Setup of lane 1:
==> flow/design.v <==
module buck_v1_0 #(
  parameter model_data_width = 25,
  parameter model_decimal_width = 16
)(
  input aclk, 
  input resetn, 
  input clock_enable,
  input pwm, 
  input signed [model_data_width-1:0] input_voltage,
  input signed [model_data_width-1:0] period_inductor,
  input signed [model_data_width-1:0] period_capacitor,
  input signed [model_data_width-1:0] inverse_resistor,
  output reg signed [model_data_width-1:0] inductor_current,
  output signed [model_data_width-1:0] capacitor_current,
  output signed [model_data_width-1:0] output_current,
  output reg signed [model_data_width-1:0] output_voltage  
);
  wire signed [model_data_width-1:0] voltage_diff;  
  wire signed [(model_data_width*2)-1:0] voltage_diff_intl_2width;  
  wire signed [model_data_width-1:0] voltage_diff_intl;  
  wire signed [(model_data_width*2)-1:0] capacitor_current_intc_2width;  
  wire signed [model_data_width-1:0] capacitor_current_intc;  
  wire signed [(model_data_width*2)-1:0] output_current_2width;  
  assign voltage_diff = pwm? input_voltage - output_voltage: -output_voltage;
  assign voltage_diff_intl_2width = voltage_diff * period_inductor;
  assign voltage_diff_intl = voltage_diff_intl_2width >>> model_decimal_width;
  always @(posedge aclk)
    if (!resetn)
      inductor_current <= 0;
    else 
      if (clock_enable)
        inductor_current <= inductor_current + voltage_diff_intl;
  assign capacitor_current = inductor_current - output_current;
  assign capacitor_current_intc_2width = capacitor_current * period_capacitor;
  assign capacitor_current_intc = capacitor_current_intc_2width >>> model_decimal_width;
  always @(posedge aclk)
    if (!resetn)
      output_voltage <= 0;
    else 
      if (clock_enable)
        output_voltage <= output_voltage + capacitor_current_intc;
  assign output_current_2width = output_voltage * inverse_resistor;
  assign output_current = output_current_2width >>> model_decimal_width;
endmodule
==> flow/config.mk <==
export PLATFORM = sky130hd
export DESIGN_NAME = buck_v1_0
export DESIGN_NICKNAME = buck_v1_0
export VERILOG_FILES = /design/flow/design.v
export SDC_FILE = /design/flow/constraint.sdc
export NUM_CORES = 4
export LEC_CHECK = 0
export ABC_AREA = 1
export CAP_MARGIN = 20
export CORE_ASPECT_RATIO = 0.5
export CORE_MARGIN = 2
export CORE_UTILIZATION = 69
export CTS_CLUSTER_DIAMETER = 291
export CTS_CLUSTER_SIZE = 100
export PLACE_DENSITY = 0.35
export SETUP_SLACK_MARGIN = 4.45
export SLEW_MARGIN = 40
export TNS_END_PERCENT = 5
==> flow/constraint.sdc <==
create_clock -name core_clock -period 20.0 [get_ports {aclk}]
set_input_delay 4.0000 -clock core_clock [delete_from_list [all_inputs] [get_ports {aclk}]]
set_output_delay 4.0000 -clock core_clock [all_outputs]
set_load 0.01 [all_outputs]
run.sh (not shown) runs the stock make flow with config.mk's settings and CLKGATE_MAP_FILE=.
Lane 1 completed; timing, DRC and antenna clean
Inputs modified between lane 1 and lane 2:
==> flow/config.mk <==
export PLATFORM = sky130hd
export DESIGN_NAME = buck_v1_0
export DESIGN_NICKNAME = buck_v1_0
export VERILOG_FILES = /design/flow/design.v
export SDC_FILE = /design/flow/constraint.sdc
export NUM_CORES = 4
export LEC_CHECK = 0
export CAP_MARGIN = 20
export CORE_MARGIN = 2
export CORE_UTILIZATION = 65
export CTS_CLUSTER_DIAMETER = 362
export CTS_CLUSTER_SIZE = 100
export SLEW_MARGIN = 20
==> flow/constraint.sdc <==
create_clock -name core_clock -period 42.3 [get_ports {aclk}]
set_input_delay 8.4600 -clock core_clock [delete_from_list [all_inputs] [get_ports {aclk}]]
set_output_delay 8.4600 -clock core_clock [all_outputs]
set_load 0.01 [all_outputs]
==> results <==
- Lane 2 was carried through to the last stage, and its layout satisfied the timing, design-rule and antenna checks.
- Cmp lane 2 and lane 1 / number of ordinary and repair buffers in the finished layout / higher: lane 1
- For the average detailed-routed wire length per instance, lane 2 came in 10% lower than lane 1 did.
- In terms of final worst clock skew, lane 2 and lane 1 differ only marginally.
- Longest individual stage delay on the worst path | lane 2 above lane 1
- Lane 2 vs. lane 1: transition at the pin with the smallest max-transition slack went up by 0.26 ns.
- Diff lane 1 -> lane 2 | number of nets in the layout | decrease of 1752
- In the final reports, the cell area of lane 2 is smaller than that of lane 1.
What lane 3 does differently from lane 2 at the input level:
diff --git a/flow/config.mk b/flow/config.mk
--- a/flow/config.mk
+++ b/flow/config.mk
@@ -7,2 +7,3 @@
 export LEC_CHECK = 0
+export ABC_AREA = 1
 export CAP_MARGIN = 20
@@ -12,2 +13,5 @@
 export CTS_CLUSTER_SIZE = 100
+export PLACE_DENSITY = 0.35
+export SETUP_SLACK_MARGIN = 1.49
 export SLEW_MARGIN = 20
+export TNS_END_PERCENT = 5
==> flow/constraint.sdc <==
create_clock -name core_clock -period 14.5 [get_ports {aclk}]
set_input_delay 2.9000 -clock core_clock [delete_from_list [all_inputs] [get_ports {aclk}]]
set_output_delay 2.9000 -clock core_clock [all_outputs]
set_load 0.01 [all_outputs]
--- outcome ---
[lane 3] flow finished | final checks: failed | reasons: negative setup slack. Going from lane 2 to lane 3, mux cell area share after synthesis went down by 0.52 points; non-clock buffer count went up by 250%. Against lane 2, cell area in lane 3 came out worse. Of lane 2 and lane 3, the run reporting the higher global-route met3 utilization was lane 3. Lane 3 — buffer share of cell area 7.9 points higher, lane 2 as reference. Synthesized chip area reported by yosys: lane 3 vs lane 2 up about 4%. In lane 3, path depth of the worst reg2reg path is lower than in lane 2. Lane 3 vs lane 2, number of search-and-repair iterations in the first detailed-routing pass went up by 2. Compared with lane 2, wire length of the first global-routing pass in lane 3 increased by more than a quarter. Cmp lane 2 and lane 3 / die extent in x / higher: lane 3.
The following lists how lane 4 was set up differently from lane 3:
==> flow/config.mk <==
export PLATFORM = sky130hd
export DESIGN_NAME = buck_v1_0
export DESIGN_NICKNAME = buck_v1_0
export VERILOG_FILES = /design/flow/design.v
export SDC_FILE = /design/flow/constraint.sdc
export NUM_CORES = 4
export LEC_CHECK = 0
export CAP_MARGIN = 20
export CORE_MARGIN = 2
export CORE_UTILIZATION = 65
export SLEW_MARGIN = 20
==> flow/constraint.sdc <==
create_clock -name core_clock -period 25.4 [get_ports {aclk}]
set_input_delay 5.0800 -clock core_clock [delete_from_list [all_inputs] [get_ports {aclk}]]
set_output_delay 5.0800 -clock core_clock [all_outputs]
set_load 0.01 [all_outputs]
==> comparison <==
Lane 4 ended with every stage complete and zero timing, DRC or antenna violations. Number of detailed-routing iterations run before antenna repair (lane 4 over lane 3): decrease, 4. The setup slack of lane 4 is larger than that of lane 3.
diff inputs: lane 4 => lane 5
diff --git a/flow/config.mk b/flow/config.mk
--- a/flow/config.mk
+++ b/flow/config.mk
@@ -8,4 +8,7 @@
 export CAP_MARGIN = 20
+export CORE_ASPECT_RATIO = 0.5
 export CORE_MARGIN = 2
-export CORE_UTILIZATION = 65
+export CORE_UTILIZATION = 23
+export CTS_CLUSTER_SIZE = 11
+export PLACE_DENSITY = 0.78
 export SLEW_MARGIN = 20
==> flow/constraint.sdc <==
create_clock -name core_clock -period 28.0 [get_ports {aclk}]
set_input_delay 5.6000 -clock core_clock [delete_from_list [all_inputs] [get_ports {aclk}]]
set_output_delay 5.6000 -clock core_clock [all_outputs]
set_load 0.01 [all_outputs]
--- outcome ---
Per the comparison of lane 5 with lane 4, die area increased 180000 µm²; final worst-path cycle share decreased 7.0 points; sequential share of cell area essentially unchanged. Post-route worst setup slack is lower on lane 4. Lane 5 vs. lane 4: design area higher, combinational share of cell area saw a decrease, placed instance count went up about 30%.


// buck_v1_0: RTL as listed in full above, without the edits since
Settings: LEC_CHECK=0, ABC_AREA=1, CAP_MARGIN=15, CORE_MARGIN=2, CORE_UTILIZATION=72, CTS_CLUSTER_DIAMETER=299, HOLD_SLACK_MARGIN=0.29, MAX_ROUTING_LAYER=met4, SLEW_MARGIN=20; clock period 14.1 ns.
The starting point finished but fails on negative setup slack.
Rerun with:
--- a/flow/config.mk
+++ b/flow/config.mk
@@ -6,10 +6,11 @@
 export NUM_CORES = 4
 export LEC_CHECK = 0
-export ABC_AREA = 1
-export CAP_MARGIN = 15
+export ABC_AREA = 0
+export CAP_MARGIN = 20
 export CORE_MARGIN = 2
-export CORE_UTILIZATION = 72
-export CTS_CLUSTER_DIAMETER = 299
+export CORE_UTILIZATION = 71
+export CTS_CLUSTER_SIZE = 34
 export HOLD_SLACK_MARGIN = 0.29
 export MAX_ROUTING_LAYER = met4
+export SETUP_SLACK_MARGIN = 1.75
 export SLEW_MARGIN = 20
What happened: The changed run completed and failed the layout checks on negative setup slack; wire length came out lower by 19%; design area came out lower by 2.0%; die size came out lower by 2.6%; count of clock-buffer cells in the layout came out lower by 2; non-clock buffer count came out lower by 16; via count came out lower by 17%.
Rerun with:
==> flow/config.mk (replaced) <==
export PLATFORM = sky130hd
export DESIGN_NAME = buck_v1_0
export DESIGN_NICKNAME = buck_v1_0
export VERILOG_FILES = /design/flow/design.v
export SDC_FILE = /design/flow/constraint.sdc
export NUM_CORES = 4
export LEC_CHECK = 0
export CAP_MARGIN = 20
export CORE_MARGIN = 2
export CORE_UTILIZATION = 72
export CTS_CLUSTER_DIAMETER = 155
export MAX_ROUTING_LAYER = met4
export SLEW_MARGIN = 20
==> flow/constraint.sdc (replaced) <==
create_clock -name core_clock -period 18.3 [get_ports {aclk}]
set_input_delay 3.6600 -clock core_clock [delete_from_list [all_inputs] [get_ports {aclk}]]
set_output_delay 3.6600 -clock core_clock [all_outputs]
set_load 0.01 [all_outputs]
The changed run finished but fails on negative setup slack.
Final area falls by 5.7%.
Flip-flop count stays the same.
Final cell count falls by 3.0%.
Register-to-register slack improved by 4500 ps.
Sequential share of layout area is about the same.
Routed wire length falls by 10%.
Synthesized area stays the same.
Utilization falls by 3.6 points.
Rerun with:
--- a/flow/config.mk
+++ b/flow/config.mk
@@ -7,7 +7,7 @@
 export LEC_CHECK = 0
 export CAP_MARGIN = 20
+export CORE_ASPECT_RATIO = 0.5
 export CORE_MARGIN = 2
-export CORE_UTILIZATION = 72
-export CTS_CLUSTER_DIAMETER = 155
-export MAX_ROUTING_LAYER = met4
+export CORE_UTILIZATION = 40
+export CTS_CLUSTER_SIZE = 11
 export SLEW_MARGIN = 20
==> flow/constraint.sdc (replaced) <==
create_clock -name core_clock -period 28.0 [get_ports {aclk}]
set_input_delay 5.6000 -clock core_clock [delete_from_list [all_inputs] [get_ports {aclk}]]
set_output_delay 5.6000 -clock core_clock [all_outputs]
set_load 0.01 [all_outputs]
=> The new run went through all stages and came out clean. Routed wire length shrinks by 0.45%. Global-route usage shrinks by 20 points. Die area grows by 79%. Worst hold slack got worse by 22 ps.
